==> inputs of v30 <==
==> flow/design.v (excerpt) <==
module color_centroid
  (
    input         clk,
    input         rst,           
    input  [2:0]  rgbfilter,     
    input         new_frame_i,   
    output [14:0] orig_addr,
    input  [11:0] orig_pxl,
    output        proc_we,
    output [14:0] proc_addr,
    output [11:0] proc_pxl,
    output [7:0]  centroid,
    output        new_centroid,
    output [2:0]  proximity
  );
  localparam c_img_cols      = 160;
  localparam c_img_rows      = 120;
  localparam c_img_pxls      = c_img_cols * c_img_rows;
  localparam c_nb_img_cols   = 8;
  localparam c_nb_img_rows   = 7;
  localparam c_nb_img_pxls   = 15;
  localparam c_outframe_cols = 16;
  localparam c_outframe_rows = 8;
  localparam c_inframe_cols  = c_img_cols-2*c_outframe_cols;  
  localparam c_inframe_rows  = c_img_rows-2*c_outframe_rows;  
  localparam c_inframe_pxls  = c_inframe_cols * c_inframe_rows;  
  localparam c_nb_inframe_pxls = 14;
  localparam c_hist_bins     = 8;
  localparam c_nb_hist_bins  = 3;
  ...
Settings: LEC_CHECK=0, ABC_AREA=1, CAP_MARGIN=20, CORE_MARGIN=2, CORE_UTILIZATION=72, CTS_CLUSTER_DIAMETER=358, CTS_CLUSTER_SIZE=10, SETUP_SLACK_MARGIN=0.82, SLEW_MARGIN=20; clock period 2.79 ns.
run.sh (not shown) runs the stock make flow with config.mk's settings and CLKGATE_MAP_FILE=.
==> v33: changes against v30 <==
- CAP_MARGIN: 20 -> 0
- CTS_CLUSTER_DIAMETER: 358 -> 309
- CTS_CLUSTER_SIZE: 10 -> not set
- HOLD_SLACK_MARGIN: not set -> -0.09
- PLACE_DENSITY: not set -> 0.63
- SETUP_SLACK_MARGIN: 0.82 -> -0.2
==> flow/constraint.sdc (replaced) <==
create_clock -name core_clock -period 2.97 [get_ports {clk}]
set_input_delay 0.5940 -clock core_clock [delete_from_list [all_inputs] [get_ports {clk}]]
set_output_delay 0.5940 -clock core_clock [all_outputs]
set_load 0.01 [all_outputs]
==> comparison table <==
item	v30	v33
Num rows	63	63
Inst Count DP	3311	3304
Tally of buffers added on design ports	72	72
Count of flip-flops with a built-in enable after synthesis	0	0
Standard cell core area	29800 um^2	29800 um^2
Chip area	31800 um^2	31800 um^2
Number of distinct library cells after synthesis	60	60
FP Core Util	0.735	0.735
Multiplexer area fraction after synthesis	0.000914	0.000914
Placer Congestion	0.979	0.940
Share of synthesized cell area in and-or and or-and compound cells	0.118	0.118
Post-CTS Setup Repair Bufs	118	9
Fraction of the yosys area taken by sequential cells	0.451	0.451
Gate count of the mapped netlist	2750	2750
Post-synthesis sequential element count	395	395
Number of hold-repair buffers added at the cts stage	0	0
Pre-CTS setup slack	-466 ps	-470 ps
Standard cell area after detailed placement	24600 um^2	24200 um^2
Number of buffers created by CTS	45	42
Post-cts resize count	551	34
Count leader, synth	nand2_1	nand2_1
Sink Count	395	395
Placed wire-length estimate after detailed placement	45300 um	41700 um
Chip width	178 um	178 um
Cell accounting for the most synthesized area	dfrtp_1	dfrtp_1
Result of the run	did not finish	failed layout checks
Last stage reached	5_1_grt	-
Violated checks	-	negative setup slack
Simple-gate share of the synthesized area	0.247	0.247

========
==> run a <==
Starting RTL as in the previous note.
make LEC_CHECK=0 CAP_MARGIN=0 CORE_ASPECT_RATIO=1.04 CORE_MARGIN=2 CORE_UTILIZATION=72 HOLD_SLACK_MARGIN=-0.05 MIN_ROUTING_LAYER=met1 PLACE_DENSITY=0.63 SETUP_SLACK_MARGIN=-0.25 SLEW_MARGIN=40 finish   # period 3.17 ns
==> run b: changes against run a <==
- CAP_MARGIN: 0 -> 20
- CORE_ASPECT_RATIO: 1.04 -> unset
- CORE_UTILIZATION: 72 -> 70
- HOLD_SLACK_MARGIN: -0.05 -> unset
- MIN_ROUTING_LAYER: met1 -> unset
- PLACE_DENSITY: 0.63 -> unset
- SETUP_SLACK_MARGIN: -0.25 -> unset
- SLEW_MARGIN: 40 -> 20
==> flow/constraint.sdc (replaced) <==
create_clock -name core_clock -period 7.55 [get_ports {clk}]
set_input_delay 1.5100 -clock core_clock [delete_from_list [all_inputs] [get_ports {clk}]]
set_output_delay 1.5100 -clock core_clock [all_outputs]
set_load 0.01 [all_outputs]
==> run c: changes against run a <==
- ABC_AREA: unset -> 1
- CAP_MARGIN: 0 -> 20
- CORE_ASPECT_RATIO: 1.04 -> unset
- HOLD_SLACK_MARGIN: -0.05 -> unset
- MIN_ROUTING_LAYER: met1 -> unset
- PLACE_DENSITY: 0.63 -> unset
- SETUP_SLACK_MARGIN: -0.25 -> unset
- SLEW_MARGIN: 40 -> 20
==> flow/constraint.sdc (replaced) <==
create_clock -name core_clock -period 3.6 [get_ports {clk}]
set_input_delay 0.7200 -clock core_clock [delete_from_list [all_inputs] [get_ports {clk}]]
set_output_delay 0.7200 -clock core_clock [all_outputs]
set_load 0.01 [all_outputs]
==> run summary <==
run metrics: Slew @ Worst Pin 756 ps, M3 GR Usage 5.92%, outcome finished clean, routed wl met2 28600 µm, Setup crit end centroid_calc.centroid_o[6], largest fanout on the critical path 8, CP startpoint color_filter.colorpxls_rght_o[8], Clock-cell share 5.76%
the above is filed under run c

==> run summary <==
run metrics: outcome finished clean, asr flop ratio synth 99.7%, XOR/XNOR Area Share 4.57%, Slew @ Worst Pin 1050 ps, M3 GR Usage 5.03%, largest fanout on the critical path 23, routed wl met2 24200 µm
the above is filed under run b

==> run summary <==
run metrics: CP startpoint color_filter.colorpxls_left_o[2], Slew @ Worst Pin 846 ps, M3 GR Usage 6.06%, routed wl met2 27300 µm, Clock-cell share 5.43%, Setup crit end centroid_calc.centroid_o[7], # setup viols final 9, largest fanout on the critical path 6, outcome complete, but fails checks, Failing Checks setup timing, slack of the critical path -752 ps
the above is filed under run a

